==> v7 <==
// breakout
module breakout(
    input logic clk,
    input logic right,
    input logic left,
    input logic reset,
    output logic [2:0] red,
    output logic [2:0] green,
    output logic [2:0] blue,
    output logic hsync,
    output logic vsync
    );
make LEC_CHECK=0 ABC_AREA=1 CAP_MARGIN=20 CELL_PAD_IN_SITES_DETAIL_PLACEMENT=2 CORE_MARGIN=2 CORE_UTILIZATION=46 CTS_CLUSTER_DIAMETER=188 GPL_ROUTABILITY_DRIVEN=0 HOLD_SLACK_MARGIN=0.11 MIN_ROUTING_LAYER=met2 PLACE_DENSITY_LB_ADDON=0.07 SLEW_MARGIN=5 TNS_END_PERCENT=35 finish   # period 8.29 ns
run.sh (not shown) runs the stock make flow with config.mk's settings and CLKGATE_MAP_FILE=.
==> v26 (differences from v7) <==
Settings changed: ABC_AREA 1 to not set, CELL_PAD_IN_SITES_DETAIL_PLACEMENT 2 to not set, CORE_UTILIZATION 46 to 40, CTS_CLUSTER_DIAMETER 188 to not set, GPL_ROUTABILITY_DRIVEN 0 to not set, HOLD_SLACK_MARGIN 0.11 to -0.05, MIN_ROUTING_LAYER met2 to not set, PLACE_DENSITY_LB_ADDON 0.07 to not set, SLEW_MARGIN 5 to 35, TNS_END_PERCENT 35 to not set.
==> flow/constraint.sdc (replaced) <==
create_clock -name core_clock -period 4.52 [get_ports {clk}]
set_input_delay 0.9040 -clock core_clock [delete_from_list [all_inputs] [get_ports {clk}]]
set_output_delay 0.9040 -clock core_clock [all_outputs]
set_load 0.01 [all_outputs]
==> run summary <==
Update from the flow run.

A clean result was blocked by setup timing. Counting instances in the post-synthesis netlist gives the leading cell types as 156 x dfxtp_1, 109 x nand2_1, 95 x ha_1. The run finished, with violations left. The fraction of the mapped netlist area in compound gates is 0.238. In the synthesized netlist, the dominant kind of combinational cell is AND-OR/OR-AND gates. Of the post-synthesis cell area, the part taken by muxes is 0.000996. The mean post-synth cell area is 8.46 um^2. The horizontal extent of the die is 163 um. The final worst setup slack is -0.283 ns. The number of rows in the core area is 58. The area share of fa/ha/maj cells after synthesis is 0.126.

The number of standard cells reported by yosys is 1189. Synthesis produced a netlist with a net count of 1292. By area the synthesized netlist is led by dfxtp_1 31%, ha_1 12%, a21o_1 4.7%. The post-synthesis share of cell area spent on and, or, nand and nor gates is 0.204. After floorplanning, the die was sized to cover 26400 um^2. The netlist area before placement is 10100 um^2. The floorplan die height is 163 um. The area fraction of the largest cell type after synthesis is 0.311. The last timing report of the flow puts the setup violation total at 9.
[end of results for v26]
==> run summary <==
Implementation results.

Summing every instance area after synthesis gives 11200 um^2. Per the post-synthesis stats, the area per cell is 6.56 um^2. For reference, the top cells by count after synthesis are 399 x nand2_1, 238 x nor2_1, 173 x inv_1. The number of rows in the core area is 57.

The net count after synthesis is 1811. The cell-mix breakdown from Yosys lists the compound-gate area share as 0.130. The mux share of post-synthesis cell area is 0. The tool reported: "[ERROR DPL-0033] detailed placement checks failed during check placement".

The stage where the run came to a stop is 3_5_place_dp. The die footprint is 25600 um^2. The floorplan die height is 160 um. Of the combinational cells, the family taking the most area is simple AND/OR/NAND/NOR gates. Of the total synthesized cell area, the portion taken by AND, OR, NAND and NOR gates is 0.348.

The flow did not finish. The floorplan core density is 0.465. The area share of fa/ha/maj cells after synthesis is 0.113. The number of standard cells reported by yosys is 1708.

The horizontal extent of the die is 160 um. Ranked by total cell area, the synthesized netlist is headed by dfxtp_1 28%, nand2_1 13%, ha_1 11%. The area fraction of the largest cell type after synthesis is 0.279.
[end of results for v7]

---

==> run a: inputs <==
Starting RTL as in the previous note.
==> flow/design.v (excerpt) <==
module breakout(
    input logic clk,
    input logic right,
    input logic left,
    input logic reset,
    output logic [2:0] red,
    output logic [2:0] green,
    output logic [2:0] blue,
    output logic hsync,
    output logic vsync
    );
make LEC_CHECK=0 CAP_MARGIN=20 CORE_ASPECT_RATIO=0.97 CORE_MARGIN=2 CORE_UTILIZATION=62 CTS_CLUSTER_DIAMETER=298 HOLD_SLACK_MARGIN=0.1 MIN_ROUTING_LAYER=met1 SETUP_SLACK_MARGIN=2.0 SLEW_MARGIN=20 finish   # period 9.49 ns
==> run b: changes against run a <==
==> flow/config.mk (replaced) <==
export PLATFORM = sky130hd
export DESIGN_NAME = breakout
export DESIGN_NICKNAME = breakout
export VERILOG_FILES = /design/flow/design.v
export SDC_FILE = /design/flow/constraint.sdc
export NUM_CORES = 4
export LEC_CHECK = 0
export ABC_AREA = 1
export CAP_MARGIN = 20
export CORE_MARGIN = 2
export CORE_UTILIZATION = 65
export SLEW_MARGIN = 20
==> flow/constraint.sdc (replaced) <==
create_clock -name core_clock -period 4.68 [get_ports {clk}]
set_input_delay 0.9360 -clock core_clock [delete_from_list [all_inputs] [get_ports {clk}]]
set_output_delay 0.9360 -clock core_clock [all_outputs]
set_load 0.01 [all_outputs]
==> results <==
Of run b and run a, run b has the higher critical path depth (gap 5). Clock-buffer cell count is the same in run b and run a. Between run b and run a, the lower routed wire length is in run a (gap 26%, measured against run a). In run a the setup slack is higher than in run b, by 2.7 ns. Against run b, the synthesized cell count of run a is lower by 30%. Clock skew is about the same in run a and run b.

---

==> inputs of try-delta <==
Starting RTL as in the previous note.
Design breakout, start of the top module:
module breakout(
    input logic clk,
    input logic right,
    input logic left,
    input logic reset,
    output logic [2:0] red,
    output logic [2:0] green,
    output logic [2:0] blue,
    output logic hsync,
    output logic vsync
    );
Settings: LEC_CHECK=0, ABC_AREA=1, CAP_MARGIN=20, CORE_ASPECT_RATIO=0.71, CORE_MARGIN=2, CORE_UTILIZATION=72, CTS_CLUSTER_DIAMETER=375, CTS_CLUSTER_SIZE=98, PLACE_DENSITY=0.37, SLEW_MARGIN=20, TNS_END_PERCENT=10; clock period 7.47 ns.
==> inputs of try-garnet, as changes to try-delta <==
--- a/flow/config.mk
+++ b/flow/config.mk
@@ -8,9 +8,8 @@
 export ABC_AREA = 1
-export CAP_MARGIN = 20
-export CORE_ASPECT_RATIO = 0.71
+export CAP_MARGIN = 0
+export CORE_ASPECT_RATIO = 1.23
 export CORE_MARGIN = 2
 export CORE_UTILIZATION = 72
-export CTS_CLUSTER_DIAMETER = 375
-export CTS_CLUSTER_SIZE = 98
-export PLACE_DENSITY = 0.37
+export CTS_CLUSTER_SIZE = 97
+export HOLD_SLACK_MARGIN = 0.14
 export SLEW_MARGIN = 20
==> flow/constraint.sdc (replaced) <==
create_clock -name core_clock -period 4.36 [get_ports {clk}]
set_input_delay 0.8720 -clock core_clock [delete_from_list [all_inputs] [get_ports {clk}]]
set_output_delay 0.8720 -clock core_clock [all_outputs]
set_load 0.01 [all_outputs]
==> inputs of try-pepper, as changes to try-delta <==
==> flow/config.mk (replaced) <==
export PLATFORM = sky130hd
export DESIGN_NAME = breakout
export DESIGN_NICKNAME = breakout
export VERILOG_FILES = /design/flow/design.v
export SDC_FILE = /design/flow/constraint.sdc
export NUM_CORES = 4
export LEC_CHECK = 0
export ABC_AREA = 1
export CAP_MARGIN = 20
export CORE_MARGIN = 2
export CORE_UTILIZATION = 71
export PLACE_DENSITY = 0.39
export SLEW_MARGIN = 20
export TNS_END_PERCENT = 15
==> flow/constraint.sdc (replaced) <==
create_clock -name core_clock -period 3.76 [get_ports {clk}]
set_input_delay 0.7520 -clock core_clock [delete_from_list [all_inputs] [get_ports {clk}]]
set_output_delay 0.7520 -clock core_clock [all_outputs]
set_load 0.01 [all_outputs]
==> results <==
| quantity | try-garnet | try-delta | try-pepper |
|---|---|---|---|
| Outcome | no timing/DRC/antenna violations | no timing/DRC/antenna violations | finished with violations |
| Layout check failures | - | - | setup timing |
| Warning total across the stage logs | 38 | 37 | 39 |
| Register fraction of the total cell area | 25.7% | 26.2% | 24.1% |
| Met3 track utilization from global routing | 8.01% | 12.4% | 11.4% |
| Number of gates on the worst path with buffers counted | 20 | 20 | 18 |
| Met1 layer wirelength in the final routing | 12,800 µm | 14,100 µm | 13,700 µm |
| Buffer-and-inverter tally for the worst setup path | 4 | 4 | 3 |
| Heaviest power group | the clock network | the clock network | registers |
| Non-clock buffer count in the final layout | 50 | 23 | 144 |
| Crit Path Max Fanout | 4 | 15 | 3 |
| Estimated wirelength of the detail-placed design | 24,000 µm | 24,400 µm | 25,200 µm |
| Switching part of the total | 32.2% | 29.7% | 31.4% |
| Net switching power figure | 0.00114 W | 0.000608 W | 0.00127 W |
| Mean routed wirelength per cell | 17.6 µm | 17.7 µm | 17.9 µm |

---

==> v30: inputs <==
breakout again, from the RTL that the note above started with.
clock: 3.76 ns
lec_check: 0
abc_area: 1
cap_margin: 20
core_margin: 2
core_utilization: 72
cts_cluster_size: 100
place_density: 0.39
setup_slack_margin: 0.93
slew_margin: 20
tns_end_percent: 15
==> v24: changes against v30 <==
--- a/flow/config.mk
+++ b/flow/config.mk
@@ -8,9 +8,9 @@
 export ABC_AREA = 1
 export CAP_MARGIN = 20
 export CORE_MARGIN = 2
-export CORE_UTILIZATION = 72
+export CORE_UTILIZATION = 59
+export CTS_CLUSTER_DIAMETER = 188
 export CTS_CLUSTER_SIZE = 100
-export PLACE_DENSITY = 0.39
-export SETUP_SLACK_MARGIN = 0.93
+export SETUP_SLACK_MARGIN = 1.94
 export SLEW_MARGIN = 20
-export TNS_END_PERCENT = 15
+export TNS_END_PERCENT = 10
==> flow/constraint.sdc (replaced) <==
create_clock -name core_clock -period 8.0 [get_ports {clk}]
set_input_delay 1.6000 -clock core_clock [delete_from_list [all_inputs] [get_ports {clk}]]
set_output_delay 1.6000 -clock core_clock [all_outputs]
set_load 0.01 [all_outputs]
==> v22: changes against v30 <==
--- a/flow/config.mk
+++ b/flow/config.mk
@@ -8,9 +8,7 @@
 export ABC_AREA = 1
 export CAP_MARGIN = 20
 export CORE_MARGIN = 2
-export CORE_UTILIZATION = 72
-export CTS_CLUSTER_SIZE = 100
-export PLACE_DENSITY = 0.39
-export SETUP_SLACK_MARGIN = 0.93
+export CORE_UTILIZATION = 40
+export CTS_CLUSTER_DIAMETER = 291
+export MAX_ROUTING_LAYER = met4
 export SLEW_MARGIN = 20
-export TNS_END_PERCENT = 15
==> flow/constraint.sdc (replaced) <==
create_clock -name core_clock -period 8.0 [get_ports {clk}]
set_input_delay 1.6000 -clock core_clock [delete_from_list [all_inputs] [get_ports {clk}]]
set_output_delay 1.6000 -clock core_clock [all_outputs]
set_load 0.01 [all_outputs]
==> qor.yml <==
postLayoutCellArea_um2: 12200
outcome: "complete, no violations"
grt_pass1_vias: 10307
top_power_group: "clock"
clock.fmax_mhz: 164
hold_depth: 2
wl_met2_um: 15600
post-place-cells: 2046
pg_comb_uw: 244
use_met3: 0.0387
finalCritPeriodShare: 0.764
# the run above: v22

==> qor.yml <==
outcome: "complete, but fails checks"
so_faults: "negative setup slack"
clock.fmax_mhz: 229
finalCritPeriodShare: 1.16
setup_violations: 9
finalWorstSetupSlack_ns: -0.611
grt_pass1_vias: 11710
use_met3: 0.119
postLayoutCellArea_um2: 13200
hold_depth: 1
drc: 0
wl_met2_um: 17000
post-place-cells: 1942
# the run above: v30

==> qor.yml <==
outcome: "complete, no violations"
postLayoutCellArea_um2: 11900
post-place-cells: 1901
pg_comb_uw: 242
clock.fmax_mhz: 171
finalCritPeriodShare: 0.730
wl_met2_um: 14400
use_met3: 0.0688
seq_area_um2: 3120
top_power_group: "sequential cells"
# the run above: v24

Power and IR drop assume default switching activity.
